Setup of run A:
==> flow/design.v (excerpt) <==
module pointwise_layer_stream #(
    parameter DATA_W   = 8,
    parameter ACC_W    = 64,
    parameter CIN      = 16,
    parameter COUT     = 16,
    parameter PAR_CIN       = 8,
    parameter PAR_COUT       = 4
)(
    input  wire clk,
    input  wire reset,
    input  wire [CIN*DATA_W-1:0]  s_axis_tdata,
    input  wire                   s_axis_tvalid,
    output wire                   s_axis_tready,
    output wire [COUT*DATA_W-1:0] m_axis_tdata,
    output wire                   m_axis_tvalid,
    input  wire                   m_axis_tready,
    input  wire                         pw_wr_en,
    input  wire [$clog2(COUT*CIN)-1:0]  pw_wr_addr,
    input  wire signed [DATA_W-1:0]     pw_wr_data,
    output wire o_intr
);
    localparam NUM_CIN_ITER  = (CIN  + PAR_CIN  - 1) / PAR_CIN;
    localparam NUM_COUT_ITER = (COUT + PAR_COUT - 1) / PAR_COUT;
    localparam MAC_LATENCY = 3 + $clog2(PAR_CIN);
    wire                                  acc_clear;
    wire                                  acc_enable;
    wire signed [PAR_COUT*ACC_W-1:0]      acc_out;
    wire signed [CIN*DATA_W-1:0]          feature_full_reg;
    wire signed [PAR_CIN*DATA_W-1:0]      feature_slice;
    wire signed [PAR_COUT*PAR_CIN*DATA_W-1:0] weight_vec_block;
    wire [$clog2(NUM_CIN_ITER)-1:0]       cin_blk_idx;
    wire [$clog2(NUM_COUT_ITER)-1:0]      cout_blk_idx;
    wire signed [COUT*DATA_W-1:0]         fsm_out_vec;
    wire                                  fsm_m_axis_tvalid;
    pointwise_conv1x1_fsm_axis #(
        .DATA_W       (DATA_W),
        .ACC_W        (ACC_W),
        .CIN          (CIN),
        .COUT         (COUT),
        .PAR_CIN      (PAR_CIN),
        .PAR_COUT     (PAR_COUT),
        .MAC_LATENCY  (MAC_LATENCY)
    ) FSM (
        .clk            (clk),
        .reset          (reset),
        .s_axis_tvalid  (s_axis_tvalid),
        .s_axis_tready  (s_axis_tready),
        .m_axis_tvalid  (fsm_m_axis_tvalid),
        .m_axis_tready  (m_axis_tready),
        .feature_vec    (s_axis_tdata),       
        .acc_out        (acc_out),
        .acc_clear      (acc_clear),
        .acc_enable     (acc_enable),
        .out_vec        (fsm_out_vec),
        .feature_reg    (feature_full_reg),   
        .cin_blk_idx    (cin_blk_idx),
        .cout_blk_idx   (cout_blk_idx),
  ...
For scale: roughly 21000 cells after synthesis, ~280 I/O pins, ~240000 µm² of cells after synthesis.
Settings: LEC_CHECK=0, CAP_MARGIN=20, CORE_ASPECT_RATIO=0.8, CORE_MARGIN=4, CORE_UTILIZATION=72, CTS_CLUSTER_DIAMETER=96, CTS_CLUSTER_SIZE=19, GPL_ROUTABILITY_DRIVEN=0, GPL_TIMING_DRIVEN=1, SETUP_SLACK_MARGIN=-0.07, SLEW_MARGIN=20, TNS_END_PERCENT=75; clock period 4.1 ns.
run.sh (not shown) runs the stock make flow with config.mk's settings and CLKGATE_MAP_FILE=.
STATUS run=run A STAGES=ALL_DONE FINAL_CHECKS=FAILED CAUSE=negative setup slack
Modified inputs, run B compared to run A
- changing CTS_CLUSTER_SIZE from 19 to 82
- changing CORE_MARGIN from 4 to 2
- changing SETUP_SLACK_MARGIN from -0.07 to 2.1
- changing CORE_UTILIZATION from 72 to 65
- changing GPL_TIMING_DRIVEN from 1 to 0
- setting CELL_PAD_IN_SITES_DETAIL_PLACEMENT to 1 for the first time
- setting ABC_AREA to 1 for the first time
- setting HOLD_SLACK_MARGIN to -0.01 for the first time
- setting CELL_PAD_IN_SITES_GLOBAL_PLACEMENT to 3 for the first time
- changing the clock period (ns, I/O delays scaled along) from 4.1 to 9.41
==> results <==
- FAIL run B @ 3_1_place_gp_skip_io: tool exited with error
- Looking at total nets after synthesis across run B and run A, the one that comes out higher is run B.
- Run B vs run A: synthesized-area fraction occupied by xor and xnor cells down
- Looking at height of the die, run B sits above run A.
- In run B relative to run A, post-synthesis average cell area had gone down by more than 10%.
Here is what was changed in the inputs of run C compared with run B.
- removing HOLD_SLACK_MARGIN (formerly -0.01)
- removing SETUP_SLACK_MARGIN (formerly 2.1)
- removing CTS_CLUSTER_DIAMETER (formerly 96)
- removing CELL_PAD_IN_SITES_GLOBAL_PLACEMENT (formerly 3)
- removing TNS_END_PERCENT (formerly 75)
- removing GPL_ROUTABILITY_DRIVEN (formerly 0)
- removing GPL_TIMING_DRIVEN (formerly 0)
- removing CELL_PAD_IN_SITES_DETAIL_PLACEMENT (formerly 1)
- removing CTS_CLUSTER_SIZE (formerly 82)
- removing CORE_ASPECT_RATIO (formerly 0.8)
- removing ABC_AREA (formerly 1)
- changing the clock period (ns, I/O delays scaled along) from 9.41 to 8.12
==> comparison <==
Run C ended with every stage complete and zero timing, DRC or antenna violations. The area share of and-or/or-and cells after synthesis in run C was lower than what run B gave. Run C vs run B, standard-cell row count went up by 8.2%. Distinct cell type count after synthesis in run C is 43 higher than in run B. Core area: run C vs run B down about 6.4%. Mux cell area share after synthesis in run C is 6.9 points above run B.
Input changes introduced in run D (baseline for comparison: run C):
- SLEW_MARGIN: 20 -> 10
- CAP_MARGIN: 20 -> 15
- CTS_CLUSTER_SIZE: unset -> 63
- PLACE_DENSITY: unset -> 0.67
- SETUP_SLACK_MARGIN: unset -> 1.11
- CORE_UTILIZATION: 65 -> 72
- the clock period (ns, I/O delays scaled along): 8.12 -> 4.43
Findings:
Nothing crashed in run D and all stages finished; the problem is that the final layout failed, the offending checks being negative setup slack. Run C → run D: global routing met1 resource utilization rose by 6.8 points; count of buffers not belonging to the clock network in the layout rose 280%; total die size lost 9.7%.

---

pointwise_layer_stream again, from the RTL that the note above started with.
export LEC_CHECK = 0
export ABC_AREA = 0
export CAP_MARGIN = 5
export CORE_ASPECT_RATIO = 0.8
export CORE_MARGIN = 2
export CORE_UTILIZATION = 72
export CTS_CLUSTER_DIAMETER = 312
export CTS_CLUSTER_SIZE = 22
export GPL_ROUTABILITY_DRIVEN = 0
export GPL_TIMING_DRIVEN = 1
export PLACE_DENSITY = 0.65
export SETUP_SLACK_MARGIN = 1.2
export SLEW_MARGIN = 20
export TNS_END_PERCENT = 5
create_clock -name core_clock -period 4.87 [get_ports {clk}]
The first run ran to the end with no violations.
==> next run, changes <==
ABC_AREA = default   (was 0)
CAP_MARGIN = 20   (was 5)
CORE_ASPECT_RATIO = default   (was 0.8)
CORE_UTILIZATION = 45   (was 72)
CTS_CLUSTER_DIAMETER = default   (was 312)
CTS_CLUSTER_SIZE = default   (was 22)
GPL_ROUTABILITY_DRIVEN = default   (was 0)
GPL_TIMING_DRIVEN = default   (was 1)
PLACE_DENSITY = default   (was 0.65)
SETUP_SLACK_MARGIN = -0.2   (was 1.2)
TNS_END_PERCENT = default   (was 5)
clock period = 5.26 ns   (was 4.87 ns; I/O delays follow)
Effect: Utilization went down by 28 points. Setup slack gets worse by 0.11 ns. Routed wire length barely changes.
==> next run, changes <==
CAP_MARGIN = 40   (was 20)
CORE_UTILIZATION = 72   (was 45)
CTS_CLUSTER_DIAMETER = 96   (was default)
CTS_CLUSTER_SIZE = 14   (was default)
PLACE_DENSITY = 0.38   (was default)
SETUP_SLACK_MARGIN = -0.15   (was -0.2)
clock period = 3.7 ns   (was 5.26 ns; I/O delays follow)
The changed run aborted during global routing, error DPL-0033.
Area after synthesis stays the same.
Die size fell by 37%.
Synthesized cell count is unchanged.
==> next run, changes <==
ABC_AREA = 1   (was default)
CAP_MARGIN = 30   (was 40)
CELL_PAD_IN_SITES_DETAIL_PLACEMENT = 2   (was default)
CORE_ASPECT_RATIO = 0.88   (was default)
CORE_UTILIZATION = 45   (was 72)
CTS_CLUSTER_DIAMETER = 25   (was 96)
CTS_CLUSTER_SIZE = 38   (was 14)
GPL_ROUTABILITY_DRIVEN = 0   (was default)
GPL_TIMING_DRIVEN = 0   (was default)
HOLD_SLACK_MARGIN = 0.16   (was default)
MIN_ROUTING_LAYER = met2   (was default)
PLACE_DENSITY = default   (was 0.38)
PLACE_DENSITY_LB_ADDON = 0.23   (was default)
SETUP_SLACK_MARGIN = 2.68   (was -0.15)
SLEW_MARGIN = 0   (was 20)
clock period = 10.0 ns   (was 3.7 ns; I/O delays follow)
Result: The changed run failed in detailed placement on DPL-0033. Area after synthesis grows by 7.0%. Synthesized cell count grows by 40%. Die area grows by 71%.
==> next run, changes <==
CAP_MARGIN = 20   (was 30)
CELL_PAD_IN_SITES_DETAIL_PLACEMENT = default   (was 2)
CORE_ASPECT_RATIO = default   (was 0.88)
CORE_UTILIZATION = 65   (was 45)
CTS_CLUSTER_DIAMETER = default   (was 25)
CTS_CLUSTER_SIZE = default   (was 38)
GPL_ROUTABILITY_DRIVEN = default   (was 0)
GPL_TIMING_DRIVEN = default   (was 0)
HOLD_SLACK_MARGIN = default   (was 0.16)
MIN_ROUTING_LAYER = default   (was met2)
PLACE_DENSITY_LB_ADDON = default   (was 0.23)
SETUP_SLACK_MARGIN = default   (was 2.68)
SLEW_MARGIN = 20   (was 0)
clock period = 2.89 ns   (was 10.0 ns; I/O delays follow)
What happened:
- The new run finished with setup timing left
- die size shrinks by 31%
- synthesized area is unchanged
- synthesized cell count is unchanged

---

Starting RTL as in the previous note.
make LEC_CHECK=0 CAP_MARGIN=20 CORE_MARGIN=2 CORE_UTILIZATION=45 SLEW_MARGIN=20 finish   # period 5.26 ns
Edit:
- CORE_UTILIZATION: 45 -> 43
Clock power rose by a few percent.
Final area stays flat.
Hold slack is better by 0.014 ns.
Sequential share of layout area barely changes.
Die size is higher by a few percent.
Edit:
- CORE_ASPECT_RATIO: default -> 0.8
- CORE_UTILIZATION: 43 -> 72
- CTS_CLUSTER_DIAMETER: default -> 96
- CTS_CLUSTER_SIZE: default -> 19
- GPL_ROUTABILITY_DRIVEN: default -> 1
- GPL_TIMING_DRIVEN: default -> 1
- PLACE_DENSITY: default -> 0.42
- SETUP_SLACK_MARGIN: default -> 1.25
- TNS_END_PERCENT: default -> 75
- clock period: 5.26 -> 4.2 ns (I/O delays scaled with it)
Result: The changed run finished but fails on negative setup slack. Worst setup slack degrades by 0.60 ns. Non-clock buffer count rises by 1249. Sequential cell count does not change. Total power rises by 21%. Die area falls by 40%. Routed wire length rises by 9.3%. Count of clock-buffer cells in the layout falls by 215.
Edit:
- CAP_MARGIN: 20 -> 0
- CORE_ASPECT_RATIO: 0.8 -> default
- CTS_CLUSTER_DIAMETER: 96 -> 339
- CTS_CLUSTER_SIZE: 19 -> 100
- GPL_ROUTABILITY_DRIVEN: 1 -> default
- GPL_TIMING_DRIVEN: 1 -> default
- PLACE_DENSITY: 0.42 -> default
- SETUP_SLACK_MARGIN: 1.25 -> default
- TNS_END_PERCENT: 75 -> 10
- clock period: 4.2 -> 3.17 ns (I/O delays scaled with it)
Result: Now the flow stopped in clock tree synthesis. Die size hardly moves. Area after synthesis does not change. Synthesized cell count stays the same.
Power is estimated from default activity; no workload was simulated.
